--- design/flow/design.v ---
module i2c_master(dout,sda,scl,sda_drv,scl_drv,done,ack_err,busy,clk,rst,din,newd,addr,op);
input clk,rst,op,newd;
input [7:0] din;
input [6:0] addr;
output [7:0] dout;
input sda;
input scl;
output sda_drv;
output scl_drv;
output reg done, ack_err, busy;
parameter sys_freq = 40000000; 
parameter i2c_freq = 100000; 
parameter clk_count4 = sys_freq / i2c_freq;
parameter clk_count1 = clk_count4/4;
reg sda_t, scl_t, scl_en;
reg r_scl;
reg [1:0] pulse;
integer count1;
always @(posedge clk) begin
	if(rst) begin
		pulse <= 0;
		count1 <= 0;
	end
	else if(busy == 0) begin
		pulse <= 0;
		count1 <= 0;
	end
	else if(count1 == clk_count1-1) begin
		pulse <= 1;
		count1 <= count1+1;
	end
	else if(count1 == clk_count1*2-1) begin
		pulse <= 2;
		count1 <= count1+1;
	end
	else if(count1 == clk_count1*3-1) begin
		pulse <= 3;
		count1 <= count1+1;
	end
	else if(count1 == clk_count1*4-1) begin
		pulse <= 0;
		count1 <= 0;
	end
	else begin
		count1 <= count1 + 1;
	end
end
typedef enum logic [3:0]
		  {IDLE = 4'd0, 
		  START = 4'd1, 
		  WRITE_ADD = 4'd2, 
		  ACK_1 = 4'd3, 
		  WRITE_DATA = 4'd4, 
		  ACK_2 = 4'd5, 
		  STOP = 4'd6, 
		  MASTER_NACK = 4'd7,
		  READ_DATA = 4'd8} state_type;
state_type state;
reg [7:0] tx_data, rx_data;
reg [7:0] add;
reg sda_en, r_ack;
reg [3:0] bit_count;
always@(posedge clk) begin
	if(rst) begin
		state <= IDLE;
		bit_count <= 0;
		sda_t <= 0;
		scl_t <= 0;
		scl_en <= 1;
		tx_data <= 0;
		add <= 0;
		ack_err <= 0;
		busy <= 0;
		done <= 0;
		sda_en <= 0;
		r_ack <= 0;
		rx_data <= 0;
		r_scl <= 0;
	end
	else
		case(state) 
			IDLE: begin
				done <= 0;
				if(newd) begin
					state <= START;
					tx_data <= din;
					add <= {addr,op};
					busy <= 1;
					ack_err <= 0;
				end
				else begin
					state <= IDLE;
					tx_data <= 0;
					add <= 0;
					busy <= 0;
					ack_err <= 0;
				end
			end
			START: begin
				sda_en <= 1'b1;
				case(pulse)
					0: begin sda_t <= 1'b1; scl_t <= 1; end
					1: begin sda_t <= 1'b1; scl_t <= 1; end
					2: begin sda_t <= 1'b0; scl_t <= 1; end
					3: begin sda_t <= 1'b0; scl_t <= 1; end
				endcase
				if(count1 == clk_count1*4-1) begin
					sda_en <= 1;
					state <= WRITE_ADD;
					scl_t <= 0;
				end
				else begin
					state <= START;
				end
			end 
			WRITE_ADD: begin
				if(bit_count<=7) begin
					case(pulse) 
					0: begin scl_t <= 0; sda_t <= 1'b0; end
					1: begin scl_t <= 0; sda_t <= add[7-bit_count]; end
					2: begin scl_t <= 1;  end
					3: begin scl_t <= 1;  end
					endcase
					if(count1 == clk_count1*4-1) begin
						bit_count <= bit_count + 1;
						scl_t <= 0;
						state <= WRITE_ADD;
					end
					else begin
						state <= WRITE_ADD;
					end
				end
				else begin
					bit_count <= 0;
					state <= ACK_1;
					scl_t <= 0;
					sda_en <= 0;
				end
			end
			ACK_1: begin
				sda_en <= 0;
				case(pulse) 
					0: begin 
						scl_en <= 0;  
						if(count1 == 20)
							r_scl <= scl;
						else 	
							r_scl <= r_scl;
					end
					1: begin 
						scl_en <= 1;
						sda_t<= 1'b0; r_ack <= sda;
						scl_t <= (r_scl == 1'b1) ? 1'b0: 1'b0;
					end
					2: begin 
						scl_en <= 1;
						scl_t <= (r_scl == 1'b1) ? 1'b1: 1'b0;
					end
					3: begin 
						scl_en <= 1;
						scl_t <= (r_scl == 1'b1) ? 1'b1: 1'b0;
					end
				endcase
				if(count1 == clk_count1*4-1) begin
					if(r_scl == 1'b0) 
						state <= ACK_1;
					else if(r_ack == 0 && add[0] == 0) begin
						state <= WRITE_DATA;
						sda_en <= 1;
						scl_t <= 0;
						bit_count <= 0;
					end
					else if(r_ack == 0 && add[0] == 1) begin
						state <= READ_DATA;
						sda_en <= 0;
						scl_t <= 0;
						bit_count <= 0;
					end
					else begin
						state <= STOP;
						sda_en <= 1;
						ack_err <= 1;
					end
				end
				else begin
					state <= ACK_1;
				end
			end
			WRITE_DATA: begin
				sda_en <= 1'b1;
				if(bit_count <= 7) begin
					case(pulse) 
						0: begin scl_t <= 0; sda_t <= 1'b0; end
						1: begin scl_t <= 0; sda_t <= tx_data[7-bit_count]; end
						2: begin scl_t <= 1;  end
						3: begin scl_t <= 1;  end
					endcase
					if(count1 == clk_count1*4-1) begin
						bit_count <= bit_count + 1;
						state <= WRITE_DATA;
						scl_t <= 0;
					end
					else 
						state <= WRITE_DATA;
				end
				else begin
					state <= ACK_2;
					bit_count <= 0;
					sda_en <= 0;
				end
			end
			READ_DATA: begin
				sda_en <= 0;
				if(bit_count <= 7) begin
					case(pulse) 
						0: begin scl_t <= 0; sda_t <= 1'b0; end
						1: begin scl_t <= 0; sda_t <= 1'b0;end
						2: begin scl_t <= 1; rx_data <= (count1 == 200)?{rx_data[6:0],sda}: rx_data; end
						3: begin scl_t <= 1;  end
					endcase
					if(count1 == clk_count1*4-1) begin
						bit_count <= bit_count + 1;
						state <= READ_DATA;
						scl_t <= 0;
					end
					else 
						state <= READ_DATA;
				end
				else begin
					state <= MASTER_NACK;
					bit_count <= 0;
					sda_en <= 1;
				end
			end
			ACK_2: begin
				sda_en <= 0;
				case(pulse) 
					0: begin scl_t <= 0; sda_t <= 1'b0; end
					1: begin scl_t <= 0; sda_t <= 1'b0;end
					2: begin scl_t <= 1; sda_t<= 1'b0; r_ack <= 0; end
					3: begin scl_t <= 1;  end
				endcase
				if(count1 == clk_count1*4-1) begin
					scl_t <= 1;
					sda_t <= 0;
					if(r_ack == 0) begin
						state <= STOP;
						sda_en <= 1;
					end
					else begin
						state <= STOP;
						sda_en <= 1;
						ack_err <= 1;
					end
				end
				else begin
					state <= ACK_2;
				end
			end
			MASTER_NACK: begin
				sda_en <= 1;
				case(pulse) 
					0: begin scl_t <= 0; sda_t <= 1'b1; end
					1: begin scl_t <= 0; sda_t <= 1'b1; end
					2: begin scl_t <= 1; sda_t <= 1'b1; end
					3: begin scl_t <= 1; sda_t <= 1'b1; end
				endcase
				if(count1== clk_count1*4-1) begin
					scl_t <= 1;
					sda_t <= 0;
					state <= STOP;
				end
				else 
					state <= MASTER_NACK;
			end
			STOP: begin
				case(pulse) 
					0: begin scl_t <= 1; sda_t <= 1'b0; end
					1: begin scl_t <= 1; sda_t <= 1'b0; end
					2: begin scl_t <= 1; sda_t <= 1'b1; end
					3: begin scl_t <= 1; sda_t <= 1'b1; end
				endcase
				if(count1== clk_count1*4-1) begin
					state <= IDLE;
					done <= 1;
					busy <= 0;
					sda_en <= 1;
					scl_t <= 0;
				end
				else 
					state <= STOP;
			end
		endcase
end
assign sda_drv = (sda_en)?(sda_t==1'b0)?1'b0:1'b1:1'b1;
assign scl_drv = (scl_en==1'b1) ? scl_t : 1'b1;
assign dout = rx_data;
endmodule
module i2c_Slave(scl,sda,sda_drv,scl_drv,ack_err,clk,rst,stretch,done);
input scl,clk,rst,stretch;
input sda;
output sda_drv, scl_drv;
output reg done,ack_err;
reg sda_en,sda_t,scl_t,scl_en;
parameter sys_freq = 40000000;
parameter i2c_freq = 100000;  
parameter clk_count4 = sys_freq/i2c_freq;
parameter clk_count1 = clk_count4/4;
integer count1,i;
reg [1:0] pulse;
reg [7:0] mem[128];
reg busy;
reg [7:0] din,dout;
reg r_mem,w_mem;
reg [6:0] addr;
reg [7:0] r_addr;
always@(posedge clk) begin
	if(rst) begin
		for(i = 0;i<128;i=i+1) 
			mem[i] <= i;
		dout <= 8'b0;
	end
	else if(r_mem == 1'b1)
		dout <= mem[addr];
	else if(w_mem == 1'b1)
		mem[addr] <= din;
end
always@(posedge clk) begin
	if(rst) begin
		pulse <= 0;
		count1 <= 0;
	end
	else if(busy == 1'b0) begin
		pulse <= 2;
		count1 <= 202;
	end
	else if(count1 == clk_count1-1)begin
		pulse <= 1;
		count1 <= count1 + 1;
    end
	else if(count1 == clk_count1*2-1)begin
		pulse <= 2;
		count1 <= count1 + 1;
    end
	else if(count1 == clk_count1*3-1)begin
		pulse <= 3;
		count1 <= count1 + 1;
    end
	else if(count1 == clk_count1*4-1) begin
		pulse <= 0;
		count1 <= 0;
	end
	else begin
		count1 <= count1 + 1;
	end
end
typedef enum logic [3:0] {idle = 0, read_addr = 1, send_ack1 = 2, send_data = 3, master_ack = 4, read_data = 5, send_ack2 = 6, wait_p = 7, detect_stop = 8,wait_stretch = 9} state_type;
state_type state;
reg [3:0] bitcnt;
reg r_ack;
always@(posedge clk) begin
	if(rst) begin
		state <= idle;
		bitcnt <= 0;
		busy <= 0;
		din <= 8'd0;
		done <= 0;
		ack_err <= 0;
		sda_en <= 0;
		sda_t <= 0;
		r_mem <= 0;
		r_addr <= 0;
		addr <= 0;
		scl_t <= 0;
		scl_en <= 0;
		w_mem <= 0;
		r_ack <= 0;
	end
	else begin
		case(state) 
			idle: begin
				done <= 0;
				sda_en <= 1'b0;
				scl_en <= 0;
				if(sda == 1'b0 && scl == 1'b1) begin
					state <= wait_p;
					busy <= 1;
				end
				else 
					state <= idle;
			end
			wait_p: begin
				if(pulse == 2'b11 && count1 == 399) begin
					state <= read_addr;
				end
				else 
					state <= wait_p;
			end
			read_addr: begin
				sda_en <= 0;
				if(bitcnt <= 7) begin
					case(pulse)
						0: begin end
						1: begin end
						2: begin r_addr <= (count1==200)?{r_addr[6:0],sda}:r_addr; end
						3: begin end
					endcase
					if(count1 == clk_count1*4-1) begin
						bitcnt <= bitcnt + 1;
						state <= read_addr;
					end
					else 
						state <= read_addr;
			     end
					else begin
						if(stretch == 1'b1) begin
							state <= wait_stretch;
							bitcnt <= 0;
							scl_en <= 1;
							addr <= r_addr[7:1];
						end
						else begin
							state <= send_ack1;
							bitcnt <= 0;
							sda_en <= 1;
							scl_en <= 0;
							addr <= r_addr[7:1];
						end
					end
			end
			wait_stretch: begin
				case(pulse) 
					0: begin 
						scl_en <= 1;
						scl_t <= 0;
					end
					1: begin 
					   scl_en <= 1;
					   scl_t <= 0;
					 end
					2: begin scl_en <= 0;end
					3: begin end
				endcase
				if(count1 == clk_count1*4-1) begin
						if(stretch == 1'b1)
							state <= wait_stretch;
						else begin
							state <= send_ack1;
							scl_en <= 1'b0;
							sda_en <= 1'b1;
						end
					end
					else 
					   state <= wait_stretch;
			end
			send_ack1: begin
				sda_en <= 1;
				case(pulse)
					0: begin sda_t <= 0; scl_en <= 1; scl_t <= 1; end
					1: begin scl_en <= 0; end
					2: begin end
					3: begin end
				endcase
				if(count1 == clk_count1*4-1) begin
					if(r_addr[0] == 1'b0) begin
						state <= read_data;
						r_mem <= 1'b0;
					end
					else begin
						state <= send_data;
						r_mem <= 1'b1;
					end
				end
				else 
					state <= send_ack1;
			end
			send_data: begin
				sda_en <= 1;
				if(bitcnt <= 7) begin
					r_mem <= 0;
					case(pulse)
					0: begin end
					1: begin sda_t <= (count1==100)?dout[7-bitcnt] : sda_t; end
					2: begin end
					3: begin end
					endcase
					if(count1 == clk_count1*4-1) begin
						bitcnt<= bitcnt + 1;
						state <= send_data;
					end
					else begin
						state <= send_data;
					end
				end
				else begin
					state <= master_ack;
					bitcnt <= 0;
					sda_en <= 0;
				end
			end
			read_data: begin
				sda_en <= 0;
				if(bitcnt<= 7) begin
					case(pulse)
					0: begin end
					1: begin end
					2: begin din <=(count1==200)?{din[6:0],sda}:din; end
					3: begin end
					endcase
					if(count1 == clk_count1*4-1) begin
						state<= read_data;
						bitcnt <= bitcnt + 1;
					end
					else	
						state <= read_data;
				end
				else begin
					state <= send_ack2;
					bitcnt <= 0;
					sda_en <= 1;
					w_mem <= 1;
				end
			end
			send_ack2: begin
			sda_en <= 1;
				case(pulse)
					0: begin sda_t <= 0; end
					1: begin w_mem <= 0; end
					2: begin end
					3: begin end
				endcase
				if(count1 == clk_count1*4-1) begin
					state <= detect_stop;
					sda_en <= 0;
				end
				else 
					state <= send_ack2;
			end
			master_ack: begin
				case(pulse)
					0: begin end
					1: begin end
					2: begin r_ack <=(count1==200)?sda:r_ack; end
					3: begin end
				endcase
				if(count1 == clk_count1*4-1) begin
					if(r_ack == 1'b1) begin
						state <= detect_stop;
						sda_en <= 0;
						ack_err <= 1;
					end
					else begin
						state <= detect_stop;
						sda_en <= 0;
						ack_err <= 0;
					end
				end
				else 
					state <= master_ack;
			end
			detect_stop: begin
				sda_en <= 0;
				if(count1 == 399 && pulse == 2'b11) begin
					state <= idle;
					done <= 1;
					busy <= 0;
				end
				else 
					state <= detect_stop;
			end
			default: state <= idle;
		endcase
	end
end
assign sda_drv = (sda_en==1'b1)?sda_t:1'b1;
assign scl_drv = (scl_en == 1'b1) ? scl_t: 1'b1;
endmodule
`timescale 1ns / 1ps
module i2c_top(
input clk, rst, newd, op, stretch,
input [6:0] addr,
input [7:0] din,
output [7:0] dout,
output busy,ack_err,
output done,
output sda, scl
);
wire ack_errm, ack_errs;
wire sda_m, scl_m, sda_s, scl_s;
i2c_master master (dout,sda,scl,sda_m,scl_m,done,ack_errm,busy,clk,rst,din,newd,addr,op);
i2c_Slave slave (.clk(clk),.rst(rst),.stretch(stretch),.sda(sda),.scl(scl),.sda_drv(sda_s),.scl_drv(scl_s),.ack_err(ack_errs),.done() );
assign sda = sda_m & sda_s;
assign scl = scl_m & scl_s;
assign ack_err = ack_errs | ack_errm;
endmodule
--- design/flow/run.sh ---
#!/bin/bash
# the make line also repeats each setting of config.mk as NAME=value (left out here)
make -C /OpenROAD-flow-scripts/flow DESIGN_CONFIG=/design/flow/config.mk WORK_HOME=/design/flow/orfs CLKGATE_MAP_FILE= finish
--- design/flow/config.mk ---
export PLATFORM = sky130hd
export DESIGN_NAME = i2c_top
export DESIGN_NICKNAME = i2c_top
export VERILOG_FILES = /design/flow/design.v
export SDC_FILE = /design/flow/constraint.sdc
export NUM_CORES = 4
export LEC_CHECK = 0
export ABC_AREA = 1
export CAP_MARGIN = 20
export CELL_PAD_IN_SITES_GLOBAL_PLACEMENT = 1
export CORE_ASPECT_RATIO = 0.71
export CORE_MARGIN = 7
export CORE_UTILIZATION = 70
export GPL_ROUTABILITY_DRIVEN = 0
export GPL_TIMING_DRIVEN = 0
export MAX_ROUTING_LAYER = met5
export MIN_ROUTING_LAYER = met2
export PLACE_DENSITY_LB_ADDON = 0.06
export SLEW_MARGIN = 20
--- design/flow/constraint.sdc ---
create_clock -name core_clock -period 8.45 [get_ports {clk}]
set_input_delay 1.6900 -clock core_clock [delete_from_list [all_inputs] [get_ports {clk}]]
set_output_delay 1.6900 -clock core_clock [all_outputs]
set_load 0.01 [all_outputs]
==> results.sh, run 1 <==
# source this file to load flow results
export IMPL_post_synth_main_logic_family="simple AND/OR/NAND/NOR gates"
export IMPL_dominant_cell_area_share_pct=53.7
export IMPL_post_synth_and_or_nand_nor_area_fraction_pct=30.2
export IMPL_synth_top_cell_by_count="nand2_1"
export IMPL_synth_main_ff_cell="edfxtp_1"
export IMPL_die_size_y_um=255
export IMPL_ys_top_cells_by_count="nand2_1, edfxtp_1, nor2_1, inv_1, a21oi_1"
export IMPL_synthAdderAreaFrac_pct=0.153
export IMPL_postSynthSeqShare_pct=59.7
export IMPL_die_area_um2=90100
export IMPL_synth_yosys_warnings=2
export IMPL_yosysCellCount=6762
export IMPL_placement_rows=88
export IMPL_synth_cellmix_xorXnorShare_pct=0.306
export IMPL_synthMuxAreaShare_pct=0
export IMPL_yosys_stat_chipArea_um2=57200
export IMPL_first_error="[ERROR FLW-0024] Place density exceeds 1.0 (current PLACE_DENSITY_LB_ADDON =  0.06). Please check if the value of  PLACE_DENSITY_LB_ADDON is between 0 and 0.99."
export IMPL_status="stopped before the end"
export IMPL_core_area_um2=81000
export IMPL_synth_flop_count=1196
export IMPL_post_synth_cell_area_avg_um2=8.46
export IMPL_flow_stopped_at="3_1_place_gp_skip_io"
export IMPL_synth_async_sr_flop_share_pct=0
export IMPL_largest_area_cell="edfxtp_1"
export IMPL_floorplan_die_width_um=353
export IMPL_synth_distinct_cells=54
export IMPL_netlist_instances=6762
export IMPL_core_util_floorplan_pct=70.6
export IMPL_ys_top_cells_by_area="edfxtp_1, nand2_1, dfxtp_1"
export IMPL_synth_area_um2=57200
export IMPL_postSynthNetCount=6789
export IMPL_synthAoiAreaFrac_pct=4.09
export IMPL_enable_flop_cells=1024
==> inputs of run 2 (changes only) <==
Settings changed: ABC_AREA 1 to default, CELL_PAD_IN_SITES_GLOBAL_PLACEMENT 1 to default, CORE_ASPECT_RATIO 0.71 to default, CORE_MARGIN 7 to 2, CORE_UTILIZATION 70 to 72, CTS_CLUSTER_DIAMETER from default to 357, CTS_CLUSTER_SIZE from default to 14, GPL_ROUTABILITY_DRIVEN 0 to default, GPL_TIMING_DRIVEN 0 to default, MAX_ROUTING_LAYER met5 to met4, MIN_ROUTING_LAYER met2 to default, PLACE_DENSITY from default to 0.35, PLACE_DENSITY_LB_ADDON 0.06 to default, SETUP_SLACK_MARGIN from default to 0.86.
Clock period 8.45 ns to 2.89 ns, I/O delays scaled along.
==> run 2 against run 1 <==
The flow stops in 5_1_grt. Synthesized cell count decreased by 33%. Synthesized area shrank 2.3%. Die size fell by 11%.
==> results.sh, run 2 <==
# source this file to load flow results
export IMPL_status="stopped before the end"
export IMPL_flow_stopped_at="5_1_grt"
export IMPL_first_error="[ERROR GRT-0232] Routing congestion too high. Check the congestion heatmap in the GUI."
export IMPL_ys_top_cells_by_area="edfxtp_1, dfxtp_1, or3_1"
export IMPL_grt_remaining_overflow=916
export IMPL_largest_area_cell="edfxtp_1"
export IMPL_die_area_um2=79900
export IMPL_dominant_cell_area_share_pct=55.0
export IMPL_dp_worst_setup_slack_ns=-0.208
export IMPL_floorplan_io_pins=33
export IMPL_cts_max_path_buffers=3
export IMPL_synth_cellmix_xorXnorShare_pct=0.830
export IMPL_placement_rows=102
export IMPL_cts_hold_buffers=0
export IMPL_postSynthSeqShare_pct=61.2
export IMPL_synth_main_ff_cell="edfxtp_1"
export IMPL_core_area_um2=77200
export IMPL_postSynthNetCount=4582
export IMPL_synthMuxAreaShare_pct=8.34
export IMPL_cts_buffers_inserted=95
export IMPL_synth_distinct_cells=87
export IMPL_synthAdderAreaFrac_pct=0.157
export IMPL_yosys_stat_chipArea_um2=55900
export IMPL_enable_flop_cells=1024
export IMPL_netlist_instances=4555
export IMPL_yosysCellCount=4555
export IMPL_cts_num_sinks=1196
export IMPL_last_weighted_congestion_value_of_the_routability_driven_placer=1.01
export IMPL_post_synth_main_logic_family="simple AND/OR/NAND/NOR gates"
export IMPL_place_port_buffers=32
export IMPL_h_tree_depth=3
export IMPL_core_util_floorplan_pct=72.4
export IMPL_ys_top_cells_by_count="edfxtp_1, or3_1, clkbuf_1, and3_1, nor2_1"
export IMPL_dp_hpwl_um=112000
export IMPL_post_synth_cell_area_avg_um2=12.3
export IMPL_synth_yosys_warnings=2
export IMPL_post_synth_and_or_nand_nor_area_fraction_pct=17.3
export IMPL_synth_flop_count=1196
export IMPL_synthAoiAreaFrac_pct=8.23
export IMPL_synth_top_cell_by_count="edfxtp_1"
export IMPL_synth_area_um2=55900
export IMPL_synth_async_sr_flop_share_pct=0
export IMPL_clock_tree_root_cell="clkbuf_16"
export IMPL_floorplan_die_width_um=283
export IMPL_global_router_s_overall_resource_usage_pct=90.6
export IMPL_die_size_y_um=283
[run 2: through the flow]
step / TNS, ns / std cells / hold slack, ns / cell area (um2)
2_1_floorplan: 0 / 4555 / 0.420 / 57700
3_3_place_gp: -0.219 / 5407 / 0.438 / 60100
3_5_place_dp: -0.208 / 5407 / 0.444 / 60100
4_1_cts: 0 / 5678 / 0.144 / 65600
[run 2: metal layers]
| metal | GRT overflow | track usage (%) |
|---|---|---|
| met5 | - | - |
| met1 | 92 | 89.9 |
| met2 | 381 | 98.4 |
| met3 | 143 | 81.2 |
| met4 | 300 | 90.6 |
[run 2: what timing repair did]
action	CTS
pin swaps	63
setup endpoints to repair	2167
gates resized	247
setup buffers	121
gates cloned	25
==> inputs of run 3 (changes only) <==
Settings changed: ABC_AREA from default to 0, CORE_UTILIZATION 72 to 70, CTS_CLUSTER_DIAMETER 357 to 222, CTS_CLUSTER_SIZE 14 to 20, MAX_ROUTING_LAYER met4 to default, PLACE_DENSITY 0.35 to default, SETUP_SLACK_MARGIN 0.86 to default.
Clock period 2.89 ns to 5.5 ns, I/O delays scaled along.
==> run 3 against run 2 <==
Now clean on timing, DRC and antenna. Synthesized cell count stayed put. Synthesized area stayed put. Die size is 2.8% higher.
==> results.sh, run 3 <==
# physical design summary
export IMPL_status="finished clean"
export IMPL_crit_start="slave.addr[2]"
export IMPL_floorplan_die_width_um=287
export IMPL_cts_num_sinks=1196
export IMPL_cts_hold_buffers=0
export IMPL_vias_per_cell=7.42
export IMPL_p_seq_share_pct=63.2
export IMPL_synth_main_ff_cell="edfxtp_1"
export IMPL_drt_iter0_drc=6430
export IMPL_clk_pin_slew_worst_paths_ns=0.09
export IMPL_timing_max_transition_violations_final=0
export IMPL_criticalPathCategory="flip-flop to flip-flop"
export IMPL_clock_tree_root_cell="clkbuf_16"
export IMPL_achievable_frequency_mhz=244
export IMPL_synth_yosys_warnings=2
export IMPL_dp_hpwl_um=108000
export IMPL_drt_drc_violations_left=0
export IMPL_slowest_cell_on_the_critical_path="dfxtp_4"
export IMPL_synthAoiAreaFrac_pct=8.23
export IMPL_final_min_clock_period_ns=4.10
export IMPL_clockPowerShare_pct=33.7
export IMPL_hold_viol_final=0
export IMPL_dominant_cell_area_share_pct=55.0
export IMPL_postSynthNetCount=4582
export IMPL_area_delta_synth_final_pct=6.59
export IMPL_floorplan_io_pins=33
export IMPL_worst_slack_ns=1.40
export IMPL_core_util_floorplan_pct=70.8
export IMPL_synth_cellmix_xorXnorShare_pct=0.830
export IMPL_critical_path_required_ns=6.00
export IMPL_clock_power_w=0.00535
export IMPL_synth_flop_count=1196
export IMPL_cp_end_kind="flip-flop"
export IMPL_enable_flop_cells=1024
export IMPL_post_synth_cell_area_avg_um2=12.3
export IMPL_maxCapViolCount=0
export IMPL_synth_distinct_cells=87
export IMPL_worstSetupPathDepth=6
export IMPL_timing_critical_path_to="slave.dout[7]"
export IMPL_largestPowerGroup="sequential cells"
export IMPL_core_area_um2=79000
export IMPL_ys_top_cells_by_count="edfxtp_1, or3_1, clkbuf_1, and3_1, nor2_1"
export IMPL_cts_setup_buffers=0
export IMPL_worstPathArrival_ns=4.60
export IMPL_yosys_stat_chipArea_um2=55900
export IMPL_setup_worst_path_start_class="flip-flop"
export IMPL_relSlewSlack_pct=20.1
export IMPL_hold_start="slave.ack_err"
export IMPL_tightestPinTransition_ns=1.20
export IMPL_synthMuxAreaShare_pct=8.34
export IMPL_critical_path_max_stage_delay_ns=0.87
export IMPL_cp_buffers_inverters=1
export IMPL_power_switching_w=0.00334
export IMPL_cts_max_path_buffers=3
export IMPL_report_final_setup_viol=0
export IMPL_h_tree_depth=3
export IMPL_grt_remaining_overflow=0
export IMPL_worst_reg2reg_path_startpoint="slave.addr[2]"
export IMPL_synth_top_cell_by_count="edfxtp_1"
export IMPL_cts_buffers_inserted=69
export IMPL_worst_r2r_setup_slack_ns=1.40
export IMPL_power_density_cell_area_nw_per_um2=266
export IMPL_post_synth_and_or_nand_nor_area_fraction_pct=17.3
export IMPL_grt_pass1_vias=38300
export IMPL_timing_reg2reg_worst_path_depth=6
export IMPL_antenna_found_initial=14
export IMPL_last_weighted_congestion_value_of_the_routability_driven_placer=0.987
export IMPL_swShare_pct=21.0
export IMPL_grt_pass1_wl_um=256000
export IMPL_stage_log_warnings=32
export IMPL_clock_skew_ns=0.0237
export IMPL_worst_hold_path_type="flip-flop to flip-flop"
export IMPL_vdd_ir_drop_worst_mv=0.327
export IMPL_cell_leakage_power_nw=18.4
export IMPL_synthAdderAreaFrac_pct=0.157
export IMPL_timing_critical_path_cells="buf_4, nor2b_4, a222oi_1, o211ai_1, a2111oi_0, a41oi_1"
export IMPL_placement_rows=103
export IMPL_postSynthSeqShare_pct=61.2
export IMPL_logic_gate_share_of_total_power_pct=3.1
export IMPL_clkLatencyLatePin_ns=0.67
export IMPL_ys_top_cells_by_area="edfxtp_1, dfxtp_1, or3_1"
export IMPL_grt_setup_unrepaired="false"
export IMPL_synth_async_sr_flop_share_pct=0
export IMPL_hold_path_endpoint="slave.ack_err"
export IMPL_largest_net_degree_at_the_start_of_global_routing=90
export IMPL_place_port_buffers=32
export IMPL_die_size_y_um=287
export IMPL_critPathTopFamily="AND-OR/OR-AND gates"
export IMPL_yosysCellCount=4555
export IMPL_timing_critical_path_fanout_max=37
export IMPL_dp_worst_setup_slack_ns=1.26
export IMPL_post_synth_main_logic_family="simple AND/OR/NAND/NOR gates"
export IMPL_drt_total_wl_um=175000
export IMPL_post_route_period_util_pct=74.5
export IMPL_cellInternalPower_w=0.0125
export IMPL_die_area_um2=82100
export IMPL_cts_tree="built"
export IMPL_hold_path_cell_count=2
export IMPL_first_pass_iters=9
export IMPL_number_of_nets_with_antenna_violations_after_routing=0
export IMPL_powerComb_w=0.000487
export IMPL_routedWlPerCell_um=31.9
export IMPL_fin_nets=4418
export IMPL_synth_area_um2=55900
export IMPL_post_cts_resized_instances=0
export IMPL_r2r_end="slave.dout[7]"
export IMPL_global_router_s_overall_resource_usage_pct=42.7
export IMPL_final_setup_tns_ns=0
export IMPL_netlist_instances=4555
export IMPL_routed_via_count=40600
export IMPL_p_seq_w=0.0100
export IMPL_largest_area_cell="edfxtp_1"
-- run 3: through the flow --
step	util (%)	hold slack, ns	total power, W	instance area [um2]	cells
final	75.4	0.448	0.0159	59600	5479
after global routing	75.4	0.476	0.0162	59600	5473
after CTS	75.4	0.451	0.0158	59500	5470
after detailed placement	72.9	0.440	0.0107	57600	5367
after global placement	72.9	0.439	0.0107	57600	5367
after floorplan	-	0.427	0.0105	55900	4555
-- run 3: routing by layer --
metal  vias to the layer above  global-route usage [%]  part of all wire [%]  wire, um
li1                      16900                       -                     -         -
met1                     19700                    58.8                    35     61500
met2                      3410                    61.8                    43     75700
met3                       614                    14.2                    16     27600
met4                        16                    20.0                   5.7      9920
met5                         -                       0                 0.092       161
-- run 3: cell type report --
type | instances | area (um2)
diodes | 6 | 15.0
clock buffers | 97 | 1850
clock inverters | 6 | 81.3
fillers | 5119 | 19400
inverters | 38 | 148
multi-input cells | 2814 | 19700
flip-flops and latches | 1196 | 34200
well taps | 1050 | 1310
repair buffers | 272 | 2240
==> inputs of run 4 (changes only) <==
Settings changed: ABC_AREA 0 to 1, CAP_MARGIN 20 to 30, CELL_PAD_IN_SITES_DETAIL_PLACEMENT from default to 1, CORE_ASPECT_RATIO from default to 0.78, CORE_MARGIN 2 to 10, CORE_UTILIZATION 70 to 43, CTS_CLUSTER_DIAMETER 222 to default, CTS_CLUSTER_SIZE 20 to 23, MAX_ROUTING_LAYER from default to met4, MIN_ROUTING_LAYER from default to met2, PLACE_DENSITY_LB_ADDON from default to 0.14, SETUP_SLACK_MARGIN from default to 1.06, SLEW_MARGIN 20 to 5.
Clock period 5.5 ns to 9.22 ns, I/O delays scaled along.
==> run 4 against run 3 <==
Core utilization is 28 points lower. Synthesized cell count is 48% higher. Still clean. Hold slack hardly changed. Critical path depth is 2 lower. Final cell count is 54% higher.
==> results.sh, run 4 <==
# physical design summary
export IMPL_achievable_frequency_mhz=213
export IMPL_routed_via_count=61900
export IMPL_clkLatencyLatePin_ns=0.80
export IMPL_placed_cells_incl_taps=8211
export IMPL_cts_hold_buffers=0
export IMPL_drt_drc_violations_left=0
export IMPL_power_density_cell_area_nw_per_um2=185
export IMPL_worstSetupPathDepth=4
export IMPL_status="finished clean"
export IMPL_vdd_ir_drop_worst_mv=0.159
export IMPL_post_synth_cell_area_avg_um2=8.46
export IMPL_cp_buffers_inverters=3
export IMPL_die_area_um2=148000
export IMPL_synth_area_um2=57200
export IMPL_clockPowerShare_pct=43.5
export IMPL_synthMuxAreaShare_pct=0
export IMPL_place_port_buffers=32
export IMPL_worst_reg2reg_path_startpoint="slave.addr[0]"
export IMPL_dominant_cell_area_share_pct=53.7
export IMPL_synthAdderAreaFrac_pct=0.153
export IMPL_grt_remaining_overflow=0
export IMPL_cell_leakage_power_nw=23.7
export IMPL_stdcell_count=8463
export IMPL_synthAoiAreaFrac_pct=4.09
export IMPL_timing_max_transition_violations_final=0
export IMPL_core_area_um2=132000
export IMPL_grt_setup_unrepaired="false"
export IMPL_synth_yosys_warnings=2
export IMPL_dp_hpwl_um=113000
export IMPL_swShare_pct=23.2
export IMPL_core_util_floorplan_pct=43.2
export IMPL_criticalPathCategory="flip-flop to output pin"
export IMPL_fillerInstances=15600
export IMPL_clk_pin_slew_worst_paths_ns=0.07
export IMPL_cellInternalPower_w=0.00893
export IMPL_post_layout_total_power_w=0.0116
export IMPL_hold_start="master.pulse[3]"
export IMPL_r2r_end="slave.dout[3]"
export IMPL_clock_skew_ns=0.0297
export IMPL_logic_gate_share_of_total_power_pct=3.4
export IMPL_h_tree_depth=3
export IMPL_synth_distinct_cells=54
export IMPL_worst_r2r_setup_slack_ns=4.65
export IMPL_enable_flop_cells=1024
export IMPL_p_seq_share_pct=53.1
export IMPL_slowest_cell_on_the_critical_path="o22ai_1"
export IMPL_cp_end_kind="output pin"
export IMPL_worst_hold_path_type="flip-flop to flip-flop"
export IMPL_timing_critical_path_fanout_max=5
export IMPL_worstPathArrival_ns=2.86
export IMPL_netlist_instances=6762
export IMPL_antenna_found_initial=0
export IMPL_ys_top_cells_by_count="nand2_1, edfxtp_1, nor2_1, inv_1, a21oi_1"
export IMPL_largestPowerGroup="sequential cells"
export IMPL_timing_critical_path_to="sda"
export IMPL_cts_buffers_inserted=120
export IMPL_largest_area_cell="edfxtp_1"
export IMPL_p_seq_w=0.00618
export IMPL_flip_flop_and_latch_area_um2=34200
export IMPL_first_pass_iters=10
export IMPL_synth_async_sr_flop_share_pct=0
export IMPL_clock_tree_root_cell="clkbuf_16"
export IMPL_ys_top_cells_by_area="edfxtp_1, nand2_1, dfxtp_1"
export IMPL_vias_per_cell=7.31
export IMPL_relSlewSlack_pct=12.4
export IMPL_tightestPinTransition_ns=1.31
export IMPL_final_setup_tns_ns=0
export IMPL_last_weighted_congestion_value_of_the_routability_driven_placer=0.956
export IMPL_area_delta_synth_final_pct=9.57
export IMPL_critical_path_required_ns=7.38
export IMPL_timing_critical_path_mode_cell="inv_1"
export IMPL_final_min_clock_period_ns=4.71
export IMPL_hold_path_endpoint="master.pulse[3]"
export IMPL_maxCapViolCount=0
export IMPL_setup_worst_path_start_class="flip-flop"
export IMPL_report_final_setup_viol=0
export IMPL_yosys_stat_chipArea_um2=57200
export IMPL_postSynthSeqShare_pct=59.7
export IMPL_synth_main_ff_cell="edfxtp_1"
export IMPL_critPathTopFamily="buffers and inverters"
export IMPL_cts_max_path_buffers=3
export IMPL_cts_tree="built"
export IMPL_timing_critical_path_cells="inv_1, o22ai_1, inv_1, clkdlybuf4s50_1"
export IMPL_cts_num_sinks=1196
export IMPL_critical_path_max_stage_delay_ns=0.76
export IMPL_drt_iter0_drc=11500
export IMPL_multiInputGateArea_um2=19900
export IMPL_postSynthNetCount=6789
export IMPL_post_synth_and_or_nand_nor_area_fraction_pct=30.2
export IMPL_stage_log_warnings=42
export IMPL_post_synth_main_logic_family="simple AND/OR/NAND/NOR gates"
export IMPL_placement_rows=118
export IMPL_yosysCellCount=6762
export IMPL_floorplan_io_pins=33
export IMPL_routedWlPerCell_um=22.6
export IMPL_post_cts_resized_instances=0
export IMPL_hold_viol_final=0
export IMPL_global_router_s_overall_resource_usage_pct=39.7
export IMPL_floorplan_die_width_um=433
export IMPL_drt_total_wl_um=191000
export IMPL_timing_reg2reg_worst_path_depth=13
export IMPL_power_switching_w=0.00269
export IMPL_hold_path_cell_count=2
export IMPL_crit_start="master.sda_en"
export IMPL_synth_top_cell_by_count="nand2_1"
export IMPL_cts_setup_buffers=0
export IMPL_post_route_period_util_pct=51.0
export IMPL_grt_pass1_vias=68500
export IMPL_clock_power_w=0.00506
export IMPL_timing_hold_ws_ns=0.448
export IMPL_synth_flop_count=1196
export IMPL_die_size_y_um=342
export IMPL_number_of_nets_with_antenna_violations_after_routing=0
export IMPL_largest_net_degree_at_the_start_of_global_routing=236
export IMPL_powerComb_w=0.000392
export IMPL_synth_cellmix_xorXnorShare_pct=0.306
export IMPL_fin_nets=6633
export IMPL_grt_pass1_wl_um=288000
[run 4: area by class of cell]
cell class,instances,area share (%)
diodes,14,0.0559
clock buffers,151,5.21
clock inverters,74,0.954
inverters,387,2.43
multi-input cells,4812,31.7
flip-flops and latches,1196,54.5
well taps,1740,3.47
repair buffers,89,1.62
[run 4: metrics by stage]
stage                     utilization (%)  worst slack, ns  cell area [um2]
after CTS                            47.2             4.69            62500
after global placement               44.1             4.52            58400
after global routing                 47.3             4.49            62700
final                                47.4             4.51            62700
after floorplan                         -             5.80            57200
after detailed placement             44.3             4.45            58600
[run 4: per-layer routing]
metal	vias up	track usage (%)	wire length, um	part of all wire, %
li1	21200	-	-	-
met1	21200	-	0	0
met2	17500	44.2	90800	47
met3	1948	52.8	82000	43
met4	0	8.91	18300	9.6
met5	-	-	0	0
==> inputs of run 5 (changes only) <==
Settings changed: ABC_AREA 1 to default, CAP_MARGIN 30 to 20, CELL_PAD_IN_SITES_DETAIL_PLACEMENT 1 to default, CORE_ASPECT_RATIO 0.78 to default, CORE_MARGIN 10 to 2, CORE_UTILIZATION 43 to 71, CTS_CLUSTER_DIAMETER from default to 357, CTS_CLUSTER_SIZE 23 to 14, MAX_ROUTING_LAYER met4 to default, MIN_ROUTING_LAYER met2 to default, PLACE_DENSITY_LB_ADDON 0.14 to default, SETUP_SLACK_MARGIN 1.06 to default, SLEW_MARGIN 5 to 20.
Clock period 9.22 ns to 2.94 ns, I/O delays scaled along.
==> run 5 against run 4 <==
The layout now fails its checks (negative setup slack). Final cell count shrank 32%. Sequential power grew to 3.0 times the previous value. Clock-buffer cell count shrank 7. Clock skew shrank 0.0028 ns. Core utilization grew 33 points. Worst setup slack lost 4.6 ns. Via count shrank 32%. Die size shrank 45%. Combinational power grew to 2.7 times the previous value. Critical endpoint is now slave.dout[0]. Register-to-register slack lost 4.7 ns.
==> results.sh, run 5 <==
# physical design summary
export IMPL_first_pass_iters=6
export IMPL_critical_path_max_stage_delay_ns=1.00
export IMPL_area_delta_synth_final_pct=12.2
export IMPL_timing_critical_path_cells="buf_12, buf_12, buf_12, mux4_2, nand2b_1, o21ai_0, nor3_1, nor4_1, a211oi_1"
export IMPL_yosysCellCount=4555
export IMPL_largestPowerGroup="sequential cells"
export IMPL_largest_area_cell="edfxtp_1"
export IMPL_timing_max_transition_violations_final=0
export IMPL_vdd_ir_drop_worst_mv=0.627
export IMPL_cts_hold_buffers=0
export IMPL_cp_buffers_inverters=3
export IMPL_fail_reasons="negative setup slack"
export IMPL_criticalPathCategory="flip-flop to flip-flop"
export IMPL_synth_cellmix_xorXnorShare_pct=0.830
export IMPL_clock_skew_ns=0.0269
export IMPL_critical_path_required_ns=3.55
export IMPL_hold_path_endpoint="master.rx_data[7]"
export IMPL_grt_remaining_overflow=0
export IMPL_vias_per_cell=7.37
export IMPL_largest_net_degree_at_the_start_of_global_routing=108
export IMPL_synth_main_ff_cell="edfxtp_1"
export IMPL_last_weighted_congestion_value_of_the_routability_driven_placer=1.01
export IMPL_cts_num_sinks=1196
export IMPL_ys_top_cells_by_area="edfxtp_1, dfxtp_1, or3_1"
export IMPL_p_seq_share_pct=58.8
export IMPL_ys_top_cells_by_count="edfxtp_1, or3_1, clkbuf_1, and3_1, nor2_1"
export IMPL_hold_viol_final=0
export IMPL_dominant_cell_area_share_pct=55.0
export IMPL_maxCapViolCount=0
export IMPL_worst_reg2reg_path_startpoint="slave.addr[2]"
export IMPL_setup_worst_path_start_class="flip-flop"
export IMPL_cts_max_path_buffers=3
export IMPL_floorplan_io_pins=33
export IMPL_hold_path_cell_count=3
export IMPL_drt_drc_violations_left=0
export IMPL_synthMuxAreaShare_pct=8.34
export IMPL_tightestPinTransition_ns=1.31
export IMPL_drt_total_wl_um=177000
export IMPL_synthAoiAreaFrac_pct=8.23
export IMPL_timing_critical_path_to="slave.dout[0]"
export IMPL_post_synth_main_logic_family="simple AND/OR/NAND/NOR gates"
export IMPL_enable_flop_cells=1024
export IMPL_cell_leakage_power_nw=20.1
export IMPL_r2r_end="slave.dout[0]"
export IMPL_dp_worst_setup_slack_ns=-0.0292
export IMPL_timing_reg2reg_worst_path_depth=9
export IMPL_routedWlPerCell_um=31.0
export IMPL_place_port_buffers=32
export IMPL_final_setup_tns_ns=-0.0369
export IMPL_post_route_period_util_pct=101
export IMPL_crit_start="slave.addr[2]"
export IMPL_power_density_cell_area_nw_per_um2=510
export IMPL_power_switching_w=0.00686
export IMPL_worstPathArrival_ns=3.59
export IMPL_post_synth_and_or_nand_nor_area_fraction_pct=17.3
export IMPL_worst_r2r_setup_slack_ns=-0.04
export IMPL_postSynthNetCount=4582
export IMPL_logic_gate_share_of_total_power_pct=3.3
export IMPL_status="complete, but fails checks"
export IMPL_cellInternalPower_w=0.0251
export IMPL_clk_pin_slew_worst_paths_ns=0.07
export IMPL_clock_power_w=0.0121
export IMPL_number_of_nets_with_antenna_violations_after_routing=0
export IMPL_grt_pass1_wl_um=262000
export IMPL_achievable_frequency_mhz=336
export IMPL_cp_end_kind="flip-flop"
export IMPL_cts_tree="built"
export IMPL_p_seq_w=0.0188
export IMPL_timing_critical_path_mode_cell="buf_12"
export IMPL_hold_start="rst"
export IMPL_grt_setup_unrepaired="false"
export IMPL_die_area_um2=81000
export IMPL_final_min_clock_period_ns=2.98
export IMPL_floorplan_die_width_um=285
export IMPL_final_cell_area_um2=62700
export IMPL_clock_tree_root_cell="clkbuf_16"
export IMPL_synth_area_um2=55900
export IMPL_routed_via_count=42300
export IMPL_synth_yosys_warnings=2
export IMPL_drt_iter0_drc=7311
export IMPL_core_util_floorplan_pct=71.9
export IMPL_dp_hpwl_um=115000
export IMPL_grt_pass1_vias=39900
export IMPL_synth_flop_count=1196
export IMPL_slowest_cell_on_the_critical_path="nor3_1"
export IMPL_clkLatencyLatePin_ns=0.70
export IMPL_synth_async_sr_flop_share_pct=0
export IMPL_synthAdderAreaFrac_pct=0.157
export IMPL_powerComb_w=0.00106
export IMPL_report_final_setup_viol=1
export IMPL_worst_slack_ns=-0.0369
export IMPL_stage_log_warnings=35
export IMPL_fillerInstances=4464
export IMPL_critPathTopFamily="simple AND/OR/NAND/NOR gates"
export IMPL_core_area_um2=77700
export IMPL_placement_rows=102
export IMPL_h_tree_depth=3
export IMPL_timing_critical_path_fanout_max=33
export IMPL_cts_buffers_inserted=95
export IMPL_post_synth_cell_area_avg_um2=12.3
export IMPL_worst_hold_path_type="input pin to flip-flop"
export IMPL_postSynthSeqShare_pct=61.2
export IMPL_swShare_pct=21.4
export IMPL_place_area_um2=59900
export IMPL_antenna_found_initial=5
export IMPL_synth_top_cell_by_count="edfxtp_1"
export IMPL_relSlewSlack_pct=11.7
export IMPL_die_size_y_um=285
export IMPL_fin_nets=4659
export IMPL_worstSetupPathDepth=9
export IMPL_netlist_instances=4555
export IMPL_yosys_stat_chipArea_um2=55900
export IMPL_global_router_s_overall_resource_usage_pct=43.8
export IMPL_clockPowerShare_pct=37.9
export IMPL_synth_distinct_cells=87
[run 5: metrics by stage]
stage | hold slack [ns] | std cells | total power, W | utilization (%)
floorplan | 0.427 | 4555 | 0.0196 | -
global placement | 0.437 | 5574 | 0.0201 | 77.1
detailed placement | 0.447 | 5574 | 0.0202 | 77.1
CTS | 0.384 | 5725 | 0.0319 | 80.6
global route | 0.417 | 5726 | 0.0326 | 80.7
finish | 0.416 | 5730 | 0.0320 | 80.7
[run 5: per-layer routing]
layer	up-vias	share of wire, %	track usage, %
met1	20400	35	60.4
met4	12	6.2	22.5
met5	-	0.073	0.476
met3	769	16	13.6
li1	17400	-	-
met2	3712	43	63.2
[run 5: area by class of cell]
type | count | area (um2) | area share, %
Multi-Input combinational cell | 2814 | 19800 | 31.5
Timing Repair Buffer | 487 | 4550 | 7.25
Tap cell | 1040 | 1300 | 2.07
Antenna cell | 4 | 10.0 | 0.0160
Inverter | 38 | 148 | 0.235
Clock buffer | 144 | 2580 | 4.12
Sequential cell | 1196 | 34200 | 54.6
Clock inverter | 7 | 145 | 0.231
[run 5: repair_timing]
item	4_1_cts	5_1_grt
gates resized	3	10
buffers inserted	0	1
setup endpoints to repair	3	5
pin swaps	0	0
==> inputs of run 6 (changes only) <==
Settings changed: CORE_UTILIZATION 71 to 40, CTS_CLUSTER_DIAMETER 357 to default, CTS_CLUSTER_SIZE 14 to default.
Clock period 2.94 ns to 5.0 ns, I/O delays scaled along.
==> run 6 against run 5 <==
Now clean on timing, DRC and antenna. First-iteration DRC count fell by 30%. Critical path depth fell by 2. Clock-buffer cell count is 32 higher. Sequential power shrank 41%. Register-to-register slack better by 1.2 ns. Global-route usage shrank 18 points. Critical endpoint unchanged. Clock skew increased by 0.0027 ns.
==> results.sh, run 6 <==
# physical design summary
export IMPL_dominant_cell_area_share_pct=55.0
export IMPL_route_top_layer_used="met5"
export IMPL_slowest_cell_on_the_critical_path="nor4_1"
export IMPL_synthMuxAreaShare_pct=8.34
export IMPL_post_synth_and_or_nand_nor_area_fraction_pct=17.3
export IMPL_core_area_um2=139000
export IMPL_relSlewSlack_pct=13.9
export IMPL_tightestPinTransition_ns=1.29
export IMPL_setup_worst_path_start_class="flip-flop"
export IMPL_synthAoiAreaFrac_pct=8.23
export IMPL_floorplan_die_width_um=378
export IMPL_area_delta_synth_final_pct=12.9
export IMPL_timing_critical_path_mode_cell="buf_4"
export IMPL_worst_reg2reg_path_startpoint="slave.addr[2]"
export IMPL_timing_critical_path_cells="buf_4, buf_4, mux4_2, mux2i_1, o211ai_1, nor4_1, a211oi_1"
export IMPL_critical_path_required_ns=5.61
export IMPL_postSynthSeqShare_pct=61.2
export IMPL_cp_buffers_inverters=2
export IMPL_stdcell_count=6459
export IMPL_yosys_stat_chipArea_um2=55900
export IMPL_netlist_instances=4555
export IMPL_antenna_found_initial=6
export IMPL_cellInternalPower_w=0.0166
export IMPL_met1Wirelength_um=73700
export IMPL_cell_leakage_power_nw=19.6
export IMPL_synth_flop_count=1196
export IMPL_synth_area_um2=55900
export IMPL_cts_setup_buffers=0
export IMPL_criticalPathCategory="flip-flop to flip-flop"
export IMPL_post_synth_main_logic_family="simple AND/OR/NAND/NOR gates"
export IMPL_floorplan_io_pins=33
export IMPL_critical_path_max_stage_delay_ns=0.83
export IMPL_core_util_floorplan_pct=40.2
export IMPL_routed_via_count=40000
export IMPL_cts_tree="built"
export IMPL_synth_main_ff_cell="edfxtp_1"
export IMPL_timing_hold_ws_ns=0.456
export IMPL_grt_pass1_wl_um=271000
export IMPL_stage_log_warnings=36
export IMPL_vdd_ir_drop_worst_mv=0.220
export IMPL_power_density_cell_area_nw_per_um2=337
export IMPL_worst_r2r_setup_slack_ns=1.15
export IMPL_routedWlPerCell_um=28.7
export IMPL_synth_yosys_warnings=2
export IMPL_logic_gate_share_of_total_power_pct=2.6
export IMPL_cp_end_kind="flip-flop"
export IMPL_synth_async_sr_flop_share_pct=0
export IMPL_place_port_buffers=32
export IMPL_swShare_pct=21.7
export IMPL_clkLatencyLatePin_ns=0.78
export IMPL_report_final_setup_viol=0
export IMPL_dr_wl_met2_um=83900
export IMPL_timing_critical_path_to="slave.dout[0]"
export IMPL_cts_max_path_buffers=3
export IMPL_drt_iter0_drc=5111
export IMPL_power_switching_w=0.00460
export IMPL_achievable_frequency_mhz=260
export IMPL_ys_top_cells_by_area="edfxtp_1, dfxtp_1, or3_1"
export IMPL_last_weighted_congestion_value_of_the_routability_driven_placer=0.939
export IMPL_placed_cells_incl_taps=6219
export IMPL_utilization_pct=45.3
export IMPL_largest_area_cell="edfxtp_1"
export IMPL_worstPathArrival_ns=4.46
export IMPL_clock_skew_ns=0.0296
export IMPL_drt_drc_violations_left=0
export IMPL_p_seq_share_pct=52.0
export IMPL_yosysCellCount=4555
export IMPL_met3RoutedLength_um=19000
export IMPL_p_seq_w=0.0111
export IMPL_hold_viol_final=0
export IMPL_hold_path_endpoint="slave.ack_err"
export IMPL_powerComb_w=0.000543
export IMPL_grt_setup_unrepaired="false"
export IMPL_fillerInstances=12600
export IMPL_largestPowerGroup="sequential cells"
export IMPL_synthAdderAreaFrac_pct=0.157
export IMPL_crit_start="slave.addr[2]"
export IMPL_drt_total_wl_um=185000
export IMPL_synth_top_cell_by_count="edfxtp_1"
export IMPL_timing_max_transition_violations_final=0
export IMPL_die_size_y_um=378
export IMPL_cts_hold_buffers=0
export IMPL_timing_reg2reg_worst_path_depth=7
export IMPL_clockPowerShare_pct=45.4
export IMPL_vias_per_cell=6.20
export IMPL_number_of_nets_with_antenna_violations_after_routing=0
export IMPL_global_router_s_overall_resource_usage_pct=25.8
export IMPL_placement_rows=137
export IMPL_clock_tree_root_cell="clkbuf_16"
export IMPL_largest_net_degree_at_the_start_of_global_routing=142
export IMPL_cts_num_sinks=1196
export IMPL_synth_distinct_cells=87
export IMPL_final_min_clock_period_ns=3.85
export IMPL_status="finished clean"
export IMPL_post_route_period_util_pct=77.0
export IMPL_dp_hpwl_um=115000
export IMPL_timing_critical_path_fanout_max=35
export IMPL_post_cts_resized_instances=0
export IMPL_postSynthNetCount=4582
export IMPL_hold_start="slave.ack_err"
export IMPL_h_tree_depth=4
export IMPL_r2r_end="slave.dout[0]"
export IMPL_grt_pass1_vias=38800
export IMPL_enable_flop_cells=1024
export IMPL_worstSetupPathDepth=7
export IMPL_dp_worst_setup_slack_ns=1.05
export IMPL_first_pass_iters=6
export IMPL_synth_cellmix_xorXnorShare_pct=0.830
export IMPL_hold_path_cell_count=2
export IMPL_grt_remaining_overflow=0
export IMPL_cts_buffers_inserted=133
export IMPL_ys_top_cells_by_count="edfxtp_1, or3_1, clkbuf_1, and3_1, nor2_1"
export IMPL_clk_pin_slew_worst_paths_ns=0.06
export IMPL_final_setup_tns_ns=0
export IMPL_clock_power_w=0.00964
export IMPL_critPathTopFamily="multiplexers"
export IMPL_worst_hold_path_type="flip-flop to flip-flop"
export IMPL_fin_nets=4505
export IMPL_worst_slack_ns=1.15
export IMPL_maxCapViolCount=0
export IMPL_post_synth_cell_area_avg_um2=12.3
export IMPL_die_area_um2=143000
[run 6: stage by stage]
step | total power [W] | instance area [um2]
after floorplan | 0.0115 | 55900
after global placement | 0.0118 | 58900
after detailed placement | 0.0118 | 58900
after CTS | 0.0213 | 63100
after global routing | 0.0218 | 63100
final | 0.0212 | 63100
[run 6: routing by layer]
metal  track usage [%]  up-vias
met3              5.84      455
met5                 0        -
met1              34.9    20100
met4              11.7        8
li1                  -    17200
met2              39.6     2332
[run 6: cell type report]
cell class	count	area (um2)	area share (%)
tap	1876	2350	3.72
clock buffer	176	3630	5.76
clock inverter	63	558	0.884
multi-input combinational	2814	19700	31.3
antenna	1	2.50	0.00396
timing repair buffer	295	2470	3.91
inverter	38	148	0.234
sequential	1196	34200	54.2
==> inputs of run 7 (changes only) <==
Settings changed: CORE_UTILIZATION 40 to 70, CTS_CLUSTER_DIAMETER from default to 349, CTS_CLUSTER_SIZE from default to 25, HOLD_SLACK_MARGIN from default to -0.05, MAX_ROUTING_LAYER from default to met4, PLACE_DENSITY from default to 0.64, SETUP_SLACK_MARGIN from default to 1.46.
Clock period 5.0 ns to 5.14 ns, I/O delays scaled along.
==> run 7 against run 6 <==
First-iteration DRC count rose by 23%. Critical path depth up 1. Global-route usage rose by 17 points. Fmax up 3.9%. Sequential cell count unchanged. Via count is 0.39% higher. Clock skew fell by 0.0066 ns. Non-clock buffer count shrank 15. Sequential power fell by 4%. Sequential share of layout area is 3.5 points higher. Hold slack better by 0.0045 ns. Combinational power down 3%. Largest power group unchanged.
==> results.sh, run 7 <==
# physical design summary
export IMPL_r2r_end="slave.dout[1]"
export IMPL_yosysCellCount=4555
export IMPL_relSlewSlack_pct=21.1
export IMPL_dominant_cell_area_share_pct=55.0
export IMPL_postSynthSeqShare_pct=61.2
export IMPL_grt_pass1_wl_um=251000
export IMPL_post_layout_total_power_w=0.0163
export IMPL_h_tree_depth=2
export IMPL_timing_reg2reg_worst_path_depth=8
export IMPL_worstSetupPathDepth=8
export IMPL_floorplan_io_pins=33
export IMPL_dp_hpwl_um=108000
export IMPL_postSynthNetCount=4582
export IMPL_number_of_nets_with_antenna_violations_after_routing=0
export IMPL_cellInternalPower_w=0.0129
export IMPL_first_pass_iters=9
export IMPL_stage_log_warnings=38
export IMPL_grt_pass1_vias=38000
export IMPL_utilization_pct=75.1
export IMPL_post_synth_cell_area_avg_um2=12.3
export IMPL_post_synth_main_logic_family="simple AND/OR/NAND/NOR gates"
export IMPL_fin_nets=4410
export IMPL_cell_leakage_power_nw=18.3
export IMPL_synth_flop_count=1196
export IMPL_hold_viol_final=0
export IMPL_synthAoiAreaFrac_pct=8.23
export IMPL_timing_critical_path_to="slave.dout[1]"
export IMPL_synth_area_um2=55900
export IMPL_place_port_buffers=32
export IMPL_grt_remaining_overflow=0
export IMPL_timing_max_transition_violations_final=0
export IMPL_largestPowerGroup="sequential cells"
export IMPL_core_area_um2=79000
export IMPL_cts_max_path_buffers=3
export IMPL_drt_total_wl_um=171000
export IMPL_report_final_setup_viol=0
export IMPL_clock_power_w=0.00503
export IMPL_hold_path_cell_count=2
export IMPL_enable_flop_cells=1024
export IMPL_cts_setup_buffers=0
export IMPL_cp_end_kind="flip-flop"
export IMPL_worst_reg2reg_path_startpoint="slave.addr[1]"
export IMPL_cp_buffers_inverters=2
export IMPL_post_cts_resized_instances=0
export IMPL_clkLatencyLatePin_ns=0.68
export IMPL_die_area_um2=82100
export IMPL_synth_async_sr_flop_share_pct=0
export IMPL_synthMuxAreaShare_pct=8.34
export IMPL_clockPowerShare_pct=30.9
export IMPL_setup_worst_path_start_class="flip-flop"
export IMPL_synthAdderAreaFrac_pct=0.157
export IMPL_clock_tree_root_cell="clkbuf_16"
export IMPL_worst_hold_path_type="flip-flop to flip-flop"
export IMPL_timing_critical_path_cells="buf_4, nor2_2, buf_4, a222oi_1, a211oi_1, a21oi_1, and4_1, a311oi_1"
export IMPL_synth_cellmix_xorXnorShare_pct=0.830
export IMPL_core_util_floorplan_pct=70.8
export IMPL_vias_per_cell=7.34
export IMPL_dp_worst_setup_slack_ns=1.35
export IMPL_final_cell_area_um2=59300
export IMPL_cts_hold_buffers=0
export IMPL_die_size_y_um=287
export IMPL_synth_yosys_warnings=2
export IMPL_global_router_s_overall_resource_usage_pct=42.9
export IMPL_vdd_ir_drop_worst_mv=0.342
export IMPL_grt_setup_unrepaired="false"
export IMPL_p_seq_w=0.0107
export IMPL_worst_slack_ns=1.44
export IMPL_synth_distinct_cells=87
export IMPL_critical_path_required_ns=5.71
export IMPL_swShare_pct=20.9
export IMPL_netlist_instances=4555
export IMPL_maxCapViolCount=0
export IMPL_floorplan_die_width_um=287
export IMPL_antenna_found_initial=7
export IMPL_final_setup_tns_ns=0
export IMPL_timing_critical_path_fanout_max=40
export IMPL_achievable_frequency_mhz=270
export IMPL_tightestPinTransition_ns=1.18
export IMPL_ys_top_cells_by_count="edfxtp_1, or3_1, clkbuf_1, and3_1, nor2_1"
export IMPL_largest_area_cell="edfxtp_1"
export IMPL_power_density_cell_area_nw_per_um2=275
export IMPL_crit_start="slave.addr[1]"
export IMPL_synth_top_cell_by_count="edfxtp_1"
export IMPL_p_seq_share_pct=65.9
export IMPL_synth_main_ff_cell="edfxtp_1"
export IMPL_post_route_period_util_pct=72.0
export IMPL_cts_num_sinks=1196
export IMPL_clk_pin_slew_worst_paths_ns=0.11
export IMPL_drt_drc_violations_left=0
export IMPL_critical_path_max_stage_delay_ns=0.75
export IMPL_final_min_clock_period_ns=3.70
export IMPL_status="finished clean"
export IMPL_logic_gate_share_of_total_power_pct=3.2
export IMPL_routed_via_count=40200
export IMPL_area_delta_synth_final_pct=6.12
export IMPL_cts_tree="built"
export IMPL_placement_rows=103
export IMPL_post_synth_and_or_nand_nor_area_fraction_pct=17.3
export IMPL_critPathTopFamily="AND-OR/OR-AND gates"
export IMPL_cts_buffers_inserted=53
export IMPL_largest_net_degree_at_the_start_of_global_routing=142
export IMPL_powerComb_w=0.000524
export IMPL_slowest_cell_on_the_critical_path="nor2_2"
export IMPL_power_switching_w=0.00341
export IMPL_last_weighted_congestion_value_of_the_routability_driven_placer=1.03
export IMPL_timing_critical_path_mode_cell="buf_4"
export IMPL_hold_path_endpoint="slave.addr[2]"
export IMPL_place_area_um2=57800
export IMPL_ys_top_cells_by_area="edfxtp_1, dfxtp_1, or3_1"
export IMPL_worst_r2r_setup_slack_ns=1.44
export IMPL_clock_skew_ns=0.0230
export IMPL_drt_iter0_drc=6297
export IMPL_yosys_stat_chipArea_um2=55900
export IMPL_criticalPathCategory="flip-flop to flip-flop"
export IMPL_routedWlPerCell_um=31.1
export IMPL_hold_start="slave.r_addr[3]"
export IMPL_worstPathArrival_ns=4.27
==> run 7: area by class of cell <==
| type | count | area, um2 |
|---|---|---|
| repair buffers | 280 | 2390 |
| fillers | 5113 | 19700 |
| diodes | 10 | 25.0 |
| clock buffers | 85 | 1490 |
| multi-input cells | 2814 | 19700 |
| well taps | 1050 | 1310 |
| clock inverters | 2 | 38.8 |
| flip-flops and latches | 1196 | 34200 |
| inverters | 38 | 148 |
==> run 7: metal layers <==
| layer | part of all wire (%) | routed length, um | vias to the layer above | global-route usage, % |
|---|---|---|---|---|
| met3 | 15 | 24800 | 628 | 11.7 |
| met5 | 0 | 0 | - | - |
| met2 | 44 | 74500 | 3189 | 60.8 |
| met1 | 36 | 61200 | 19500 | 57.9 |
| met4 | 5.9 | 10100 | 0 | 20.9 |
| li1 | - | - | 16900 | - |
==> run 7: through the flow <==
stage / hold WS (ns) / cells
global route: 0.497 / 5472
floorplan: 0.427 / 4555
global placement: 0.439 / 5377
CTS: 0.465 / 5464
finish: 0.460 / 5475
detailed placement: 0.455 / 5377
==> inputs of run 8 (changes only) <==
Settings changed: ABC_AREA from default to 1, CAP_MARGIN 20 to 30, CELL_PAD_IN_SITES_DETAIL_PLACEMENT from default to 1, CORE_ASPECT_RATIO from default to 0.78, CORE_MARGIN 2 to 5, CORE_UTILIZATION 70 to 43, CTS_CLUSTER_DIAMETER 349 to default, CTS_CLUSTER_SIZE 25 to 23, GPL_ROUTABILITY_DRIVEN from default to 0, GPL_TIMING_DRIVEN from default to 1, HOLD_SLACK_MARGIN -0.05 to default, MIN_ROUTING_LAYER from default to met2, PLACE_DENSITY 0.64 to default, PLACE_DENSITY_LB_ADDON from default to 0.14, SETUP_SLACK_MARGIN 1.46 to 1.06, SLEW_MARGIN 20 to 30.
Clock period 5.14 ns to 9.22 ns, I/O delays scaled along.
==> run 8 against run 7 <==
Sequential power is 42% lower. Clock power is 5.0% higher. Synthesized area is 2.4% higher. Via count is 55% higher. Non-clock buffer count is 210 lower. Clock skew is 0.0077 ns higher. Power is 27% lower. Combinational power is 25% lower. Synthesized cell count is 48% higher. Cell area is 5.6% higher. Critical path depth is 3 higher. Largest cell class unchanged. Highest routed layer unchanged.
==> results.sh, run 8 <==
# physical design summary
export IMPL_swShare_pct=22.6
export IMPL_cp_buffers_inverters=6
export IMPL_cell_leakage_power_nw=23.7
export IMPL_synthAoiAreaFrac_pct=4.09
export IMPL_clock_power_w=0.00528
export IMPL_cts_max_path_buffers=3
export IMPL_ys_top_cells_by_count="nand2_1, edfxtp_1, nor2_1, inv_1, a21oi_1"
export IMPL_power_switching_w=0.00267
export IMPL_post_route_period_util_pct=55.0
export IMPL_core_area_um2=132000
export IMPL_tightestPinTransition_ns=1.10
export IMPL_synth_async_sr_flop_share_pct=0
export IMPL_yosys_stat_chipArea_um2=57200
export IMPL_p_seq_share_pct=52.1
export IMPL_h_tree_depth=3
export IMPL_vdd_ir_drop_worst_mv=0.181
export IMPL_clock_skew_ns=0.0307
export IMPL_clkLatencyLatePin_ns=0.79
export IMPL_core_util_floorplan_pct=43.2
export IMPL_final_setup_tns_ns=0
export IMPL_die_area_um2=141000
export IMPL_hold_path_endpoint="master.pulse[3]"
export IMPL_timing_critical_path_to="slave.mem[104][4]"
export IMPL_utilization_pct=47.3
export IMPL_logic_gate_share_of_total_power_pct=3.3
export IMPL_hold_path_cell_count=2
export IMPL_routed_via_count=62200
export IMPL_number_of_nets_with_antenna_violations_after_routing=0
export IMPL_place_port_buffers=32
export IMPL_synth_top_cell_by_count="nand2_1"
export IMPL_clk_pin_slew_worst_paths_ns=0.06
export IMPL_timing_critical_path_mode_cell="nor2_1"
export IMPL_post_synth_main_logic_family="simple AND/OR/NAND/NOR gates"
export IMPL_first_pass_iters=13
export IMPL_postSynthNetCount=6789
export IMPL_post_cts_resized_instances=0
export IMPL_cts_hold_buffers=0
export IMPL_synth_distinct_cells=54
export IMPL_cp_end_kind="flip-flop"
export IMPL_floorplan_io_pins=33
export IMPL_clockPowerShare_pct=44.6
export IMPL_grt_pass1_vias=67900
export IMPL_synthMuxAreaShare_pct=0
export IMPL_report_final_setup_viol=0
export IMPL_route_top_layer_used="met4"
export IMPL_yosysCellCount=6762
export IMPL_worstSetupPathDepth=11
export IMPL_netlist_instances=6762
export IMPL_worst_hold_path_type="flip-flop to flip-flop"
export IMPL_cts_setup_buffers=0
export IMPL_grt_pass1_wl_um=286000
export IMPL_stage_log_warnings=41
export IMPL_dp_hpwl_um=111000
export IMPL_met1Wirelength_um=0
export IMPL_critical_path_required_ns=9.65
export IMPL_cts_tree="built"
export IMPL_largest_area_cell="edfxtp_1"
export IMPL_relSlewSlack_pct=26.7
export IMPL_clock_tree_root_cell="clkbuf_16"
export IMPL_die_size_y_um=332
export IMPL_post_synth_and_or_nand_nor_area_fraction_pct=30.2
export IMPL_routedWlPerCell_um=22.5
export IMPL_enable_flop_cells=1024
export IMPL_synth_area_um2=57200
export IMPL_synthAdderAreaFrac_pct=0.153
export IMPL_status="finished clean"
export IMPL_fin_nets=6615
export IMPL_postSynthSeqShare_pct=59.7
export IMPL_worstPathArrival_ns=5.49
export IMPL_timing_reg2reg_worst_path_depth=11
export IMPL_cts_num_sinks=1196
export IMPL_drt_iter0_drc=12800
export IMPL_vias_per_cell=7.37
export IMPL_grt_remaining_overflow=0
export IMPL_final_min_clock_period_ns=5.07
export IMPL_dr_wl_met2_um=90200
export IMPL_cellInternalPower_w=0.00917
export IMPL_critPathTopFamily="buffers and inverters"
export IMPL_synth_main_ff_cell="edfxtp_1"
export IMPL_drt_drc_violations_left=0
export IMPL_synth_flop_count=1196
export IMPL_met3RoutedLength_um=80800
export IMPL_area_delta_synth_final_pct=9.51
export IMPL_antenna_found_initial=0
export IMPL_ys_top_cells_by_area="edfxtp_1, nand2_1, dfxtp_1"
export IMPL_crit_start="rst"
export IMPL_post_synth_cell_area_avg_um2=8.46
export IMPL_power_density_cell_area_nw_per_um2=189
export IMPL_timing_critical_path_fanout_max=74
export IMPL_largest_net_degree_at_the_start_of_global_routing=210
export IMPL_largestPowerGroup="sequential cells"
export IMPL_worst_reg2reg_path_startpoint="slave.addr[1]"
export IMPL_r2r_end="slave.dout[5]"
export IMPL_worst_r2r_setup_slack_ns=4.66
export IMPL_drt_total_wl_um=190000
export IMPL_maxCapViolCount=0
export IMPL_timing_max_transition_violations_final=0
export IMPL_slowest_cell_on_the_critical_path="clkinv_2"
export IMPL_hold_start="master.pulse[3]"
export IMPL_critical_path_max_stage_delay_ns=0.75
export IMPL_placement_rows=118
export IMPL_powerComb_w=0.000392
export IMPL_achievable_frequency_mhz=197
export IMPL_floorplan_die_width_um=423
export IMPL_synth_yosys_warnings=2
export IMPL_dominant_cell_area_share_pct=53.7
export IMPL_cts_buffers_inserted=121
export IMPL_p_seq_w=0.00618
export IMPL_global_router_s_overall_resource_usage_pct=41.0
export IMPL_hold_viol_final=0
export IMPL_synth_cellmix_xorXnorShare_pct=0.306
export IMPL_setup_worst_path_start_class="input pin"
export IMPL_criticalPathCategory="input pin to flip-flop"
export IMPL_timing_critical_path_cells="buf_2, buf_4, inv_8, nand2_1, nor2_1, inv_2, nor2_1, clkinv_2, nor2_1, inv_1, nand2_1"
export IMPL_grt_setup_unrepaired="false"
==> run 8: final cells by class <==
cell class | instances | area (um2)
Sequential cell | 1196 | 34200
Antenna cell | 10 | 25.0
Clock buffer | 167 | 3560
Fill cell | 15600 | 69800
Tap cell | 1740 | 2180
Multi-Input combinational cell | 4812 | 19900
Inverter | 387 | 1540
Clock inverter | 60 | 571
Timing Repair Buffer | 70 | 714
==> run 8: through the flow <==
step	power [W]	worst slack, ns	hold slack, ns	instances	area, um2
after CTS	0.0118	4.74	0.458	8430	62600
final	0.0118	4.15	0.455	8442	62700
after detailed placement	0.00665	3.95	0.447	8203	58500
after floorplan	0.00650	5.80	0.420	6762	57200
after global placement	0.00663	3.95	0.437	8200	58400
after global routing	0.0121	4.01	0.478	8432	62700
==> run 8: per-layer routing <==
metal / GRT usage (%) / vias up
li1: - / 21200
met1: - / 21200
met2: 47.3 / 17800
met3: 53.5 / 2110
met4: 7.98 / 0
met5: - / -
Power figures rest on the tool's default switching activity, not on a simulated workload.
